==> inputs of v30 <==
==> flow/design.v <==
module DECODER(
input  wire [3:2] ALU_FUN,
output reg Arith_Enable,
output reg Logic_Enable,
output reg CMP_Enable, 
output reg Shift_Enable
);
always @(*)
   begin
     Arith_Enable   = 1'b0;
	 Logic_Enable = 1'b0;
	 CMP_Enable   = 1'b0;
	 Shift_Enable = 1'b0;
     case(ALU_FUN)
	     2'b00 : Arith_Enable = 1'b1;
	     2'b01 : Logic_Enable = 1'b1;
	     2'b10 : CMP_Enable   = 1'b1;
	     2'b11 : Shift_Enable = 1'b1;
	  endcase
   end 
 endmodule
module ARITHMETIC_UNIT #(parameter width = 16 , Arith_width = width + width )(
input wire signed [width-1:0] A,
input wire signed [width-1:0] B, 
input wire [1:0] ALU_FUN,
input wire Arith_Enable,
input wire CLK,
input wire RST,
output reg signed [Arith_width-1:0] Arith_OUT,
output reg        Carry_OUT,
output reg        Arith_Flag
);
reg [Arith_width-1:0] Arith_OUT0;
reg                   Carry_OUT0;
reg                   Arith_Flag0;
always @(posedge CLK, negedge RST)
  begin 
    if(!RST)
	 begin
	    Arith_OUT <= 'b0;
		Carry_OUT <= 16'b0;
		Arith_Flag<= 1'b0;
	 end
	else
	 begin
	    Arith_OUT <= Arith_OUT0;
		if(Arith_Enable)
		  Carry_OUT <= Carry_OUT0;
		Arith_Flag<= Arith_Flag0;
	 end
  end
always @(*)
  begin
     if(Arith_Enable)
	 begin
	     Arith_Flag0 = 1'b1;
	     case(ALU_FUN)
		     2'b00 : {Carry_OUT0,Arith_OUT0} = A+B;
			 2'b01 : {Carry_OUT0,Arith_OUT0} = A-B;
			 2'b10 : {Carry_OUT0,Arith_OUT0} = A*B;
			 2'b11 : {Carry_OUT0,Arith_OUT0} = (B == 0) ? 1'sb0 : A/B;
		  endcase
	 end
	 else
	   begin
	     Arith_OUT0  = 'b0;
		 Carry_OUT0  = 1'b0;
		 Arith_Flag0 = 1'b0;
	   end
  end
endmodule
module LOGIC_UNIT #(parameter width = 16 , Logic_width = width)(
input wire  [width-1:0] A,
input wire  [width-1:0] B, 
input wire [1:0] ALU_FUN,
input wire Logic_Enable,
input wire CLK,
input wire RST,
output reg [Logic_width-1:0] Logic_OUT,
output reg         Logic_Flag
);
reg [Logic_width-1:0] Logic_OUT0; 
reg                   Logic_Flag0 ;
always @(posedge CLK, negedge RST)
  begin
    if(!RST)
	 begin
	    Logic_OUT <= 'b0;
		Logic_Flag<= 1'b0;
	 end
	else
	 begin
	  Logic_OUT <= Logic_OUT0;
		Logic_Flag<= Logic_Flag0;
	 end
  end
always @(*)
  begin
     if(Logic_Enable)
	 begin
	     Logic_Flag0 = 1'b1;
	     case(ALU_FUN)
		   2'b00 : Logic_OUT0 = A&B;
			 2'b01 : Logic_OUT0 = A|B;
			 2'b10 : Logic_OUT0 = ~(A&B);
			 2'b11 : Logic_OUT0 = ~(A|B);
		  endcase
	 end
	 else
	   begin
	     Logic_OUT0  = 'b0;
		 Logic_Flag0 = 1'b0;
	   end
  end
endmodule
module CMP_UNIT #(parameter width = 16 , CMP_width   = width )(
input wire  [width-1:0] A,
input wire  [width-1:0] B, 
input wire [1:0] ALU_FUN,
input wire CMP_Enable,
input wire CLK,
input wire RST,
output reg [CMP_width-1:0] CMP_OUT,
output reg         CMP_Flag
);
reg [CMP_width-1:0] CMP_OUT0;
reg                 CMP_Flag0 ;
reg [CMP_width-1:0] EQ ;
reg [CMP_width-1:0] GR ; 
reg [CMP_width-1:0] LW;
always @(posedge CLK , negedge RST)
  begin
    if(!RST)
	 begin
	    CMP_OUT <= 'b0;
		CMP_Flag<= 1'b0;
	 end
	else
	 begin
	    CMP_OUT <= CMP_OUT0;
		CMP_Flag<= CMP_Flag0;
	 end
  end
always @(*)
  begin
     if(A==B)
       EQ ='b1;
     else 
       EQ ='b0;
     if(A>B)
       GR ='b10;
     else 
       GR ='b0;
     if(A<B)
       LW ='b11;
     else 
       LW ='b0;
     if(CMP_Enable)
	   begin
	     CMP_Flag0 = 1'b1;
	     case(ALU_FUN)
		     2'b00 : CMP_OUT0 = 'b0;
			 2'b01 : CMP_OUT0 = EQ;
			 2'b10 : CMP_OUT0 = GR;
			 2'b11 : CMP_OUT0 = LW;
		  endcase
	   end
	 else
	   begin
	     CMP_OUT0  = 'b0;
		 CMP_Flag0 = 1'b0;
	   end
  end
endmodule
module SHIFT_UNIT #(parameter width = 16 , Shift_width = width)(
input wire  [width-1:0] A,
input wire  [width-1:0] B, 
input wire [1:0] ALU_FUN,
input wire Shift_Enable,
input wire CLK,
input wire RST,
output reg [Shift_width-1:0] Shift_OUT,
output reg         Shift_Flag
);
reg [Shift_width-1:0] Shift_OUT0;
reg                   Shift_Flag0 ;
always @(posedge CLK, negedge RST)
  begin
    if(!RST)
	 begin
	    Shift_OUT <= 'b0;
		Shift_Flag<= 1'b0;
	 end
	else
	 begin
	    Shift_OUT <= Shift_OUT0;
		Shift_Flag<= Shift_Flag0;
	 end
  end
always @(*)
  begin
     if(Shift_Enable)
	 begin
	     Shift_Flag0 = 1'b1;
	     case(ALU_FUN)
		     2'b00 : Shift_OUT0 = A>>1'b1;
			 2'b01 : Shift_OUT0 = A<<1'b1;
			 2'b10 : Shift_OUT0 = B>>1'b1;
			 2'b11 : Shift_OUT0 = B<<1'b1;
		  endcase
	 end
	 else
	   begin
	     Shift_OUT0  = 'b0;
		 Shift_Flag0 = 1'b0;
	   end
  end
endmodule
module ALU_Top #(parameter width = 16 ,
                   Arith_width = width + width ,
                   Logic_width = width,	
                   CMP_width   = width,
                   Shift_width = width)(
input wire [width-1:0] A,
input wire [width-1:0] B,
input wire CLK,
input wire RST,
input wire [3:0] ALU_FUN,
output wire [Arith_width-1:0]  Arith_OUT,
output wire                    Carry_OUT,
output wire                    Arith_Flag,
output wire [Logic_width-1:0]  Logic_OUT,  
output wire                    Logic_Flag,
output wire [CMP_width-1:0]    CMP_OUT,    
output wire                    CMP_Flag,
output wire [Shift_width-1:0]  Shift_OUT,
output wire                    Shift_Flag
);
wire Arith_Enable ,Logic_Enable , CMP_Enable , Shift_Enable;
DECODER u_decoder(
.ALU_FUN(ALU_FUN[3:2]),
.Arith_Enable(Arith_Enable),
.Logic_Enable(Logic_Enable),
.CMP_Enable(CMP_Enable),
.Shift_Enable(Shift_Enable)
);
ARITHMETIC_UNIT #(.width(width),.Arith_width(Arith_width)) u_arithmatic(
.A(A),
.B(B),
.ALU_FUN(ALU_FUN[1:0]),
.CLK(CLK),
.RST(RST),
.Arith_Enable(Arith_Enable),
.Arith_OUT(Arith_OUT),
.Carry_OUT(Carry_OUT),
.Arith_Flag(Arith_Flag)
);
LOGIC_UNIT #(.width(width),.Logic_width(Logic_width)) u_logic(
.A(A),
.B(B),
.ALU_FUN(ALU_FUN[1:0]),
.CLK(CLK),
.RST(RST),
.Logic_Enable(Logic_Enable),
.Logic_OUT(Logic_OUT),
.Logic_Flag(Logic_Flag)
);
CMP_UNIT #(.width(width),.CMP_width(CMP_width)) u_cmp(
.A(A),
.B(B),
.ALU_FUN(ALU_FUN[1:0]),
.CLK(CLK),
.RST(RST),
.CMP_Enable(CMP_Enable),
.CMP_OUT(CMP_OUT),
.CMP_Flag(CMP_Flag)
);
SHIFT_UNIT #(.width(width),.Shift_width(Shift_width)) u_shift(
.A(A),
.B(B),
.ALU_FUN(ALU_FUN[1:0]),
.CLK(CLK),
.RST(RST),
.Shift_Enable(Shift_Enable),
.Shift_OUT(Shift_OUT),
.Shift_Flag(Shift_Flag)
);
endmodule
==> flow/run.sh <==
#!/bin/bash
# the make line also repeats each setting of config.mk as NAME=value (left out here)
make -C /OpenROAD-flow-scripts/flow DESIGN_CONFIG=/design/flow/config.mk WORK_HOME=/design/flow/orfs CLKGATE_MAP_FILE= finish
==> flow/config.mk <==
export PLATFORM = sky130hd
export DESIGN_NAME = ALU_Top
export DESIGN_NICKNAME = ALU_Top
export VERILOG_FILES = /design/flow/design.v
export SDC_FILE = /design/flow/constraint.sdc
export NUM_CORES = 4
export LEC_CHECK = 0
export CAP_MARGIN = 0
export CELL_PAD_IN_SITES_DETAIL_PLACEMENT = 1
export CORE_ASPECT_RATIO = 0.83
export CORE_MARGIN = 2
export CORE_UTILIZATION = 18
export CTS_CLUSTER_DIAMETER = 388
export GPL_TIMING_DRIVEN = 0
export PLACE_DENSITY_LB_ADDON = 0.08
export SLEW_MARGIN = 20
export TNS_END_PERCENT = 60
==> flow/constraint.sdc <==
create_clock -name core_clock -period 154.0 [get_ports {CLK}]
set_input_delay 30.8000 -clock core_clock [delete_from_list [all_inputs] [get_ports {CLK}]]
set_output_delay 30.8000 -clock core_clock [all_outputs]
set_load 0.01 [all_outputs]
==> inputs of v22, as changes to v30 <==
ABC_AREA = 1   (was not set)
CAP_MARGIN = 20   (was 0)
CELL_PAD_IN_SITES_DETAIL_PLACEMENT = not set   (was 1)
CORE_ASPECT_RATIO = not set   (was 0.83)
CORE_UTILIZATION = 69   (was 18)
CTS_CLUSTER_DIAMETER = not set   (was 388)
GPL_TIMING_DRIVEN = not set   (was 0)
PLACE_DENSITY_LB_ADDON = not set   (was 0.08)
TNS_END_PERCENT = 40   (was 60)
==> flow/constraint.sdc (replaced) <==
create_clock -name core_clock -period 146.0 [get_ports {CLK}]
set_input_delay 29.2000 -clock core_clock [delete_from_list [all_inputs] [get_ports {CLK}]]
set_output_delay 29.2000 -clock core_clock [all_outputs]
set_load 0.01 [all_outputs]
==> results <==
Outcome: v30 complete, no violations; v22 complete, no violations
Total global routing track utilization: v30 19.01%; v22 40.78%
Die height: v30 466.4 um; v22 259.0 um
Vias per std cell: v30 4.822; v22 5.762
Buffers on Ports: v30 107; v22 108
Total length of routed met2 wires: v30 109.6 mm; v22 59.47 mm
M1 WL: v30 133.7 mm; v22 56.11 mm
Yosys Chip Area: v30 46380 sq um; v22 44850 sq um
Endpoint of the worst setup timing path: v30 u_arithmatic.Arith_OUT[22]; v22 u_arithmatic.Carry_OUT
Yosys cell count: v30 6281; v22 6984
Post-Place Setup Slack: v30 11250 ps; v22 29980 ps
Post-Synthesis Cells: v30 6281; v22 6984
Number of fill cells: v30 31.13k; v22 5597
Sequential portion of the cell area: v30 3.313%; v22 3.752%
First-pass GRT wire length: v30 365.9 mm; v22 222.4 mm
Share of synthesized area occupied by flip-flops and latches: v30 3.831%; v22 3.961%
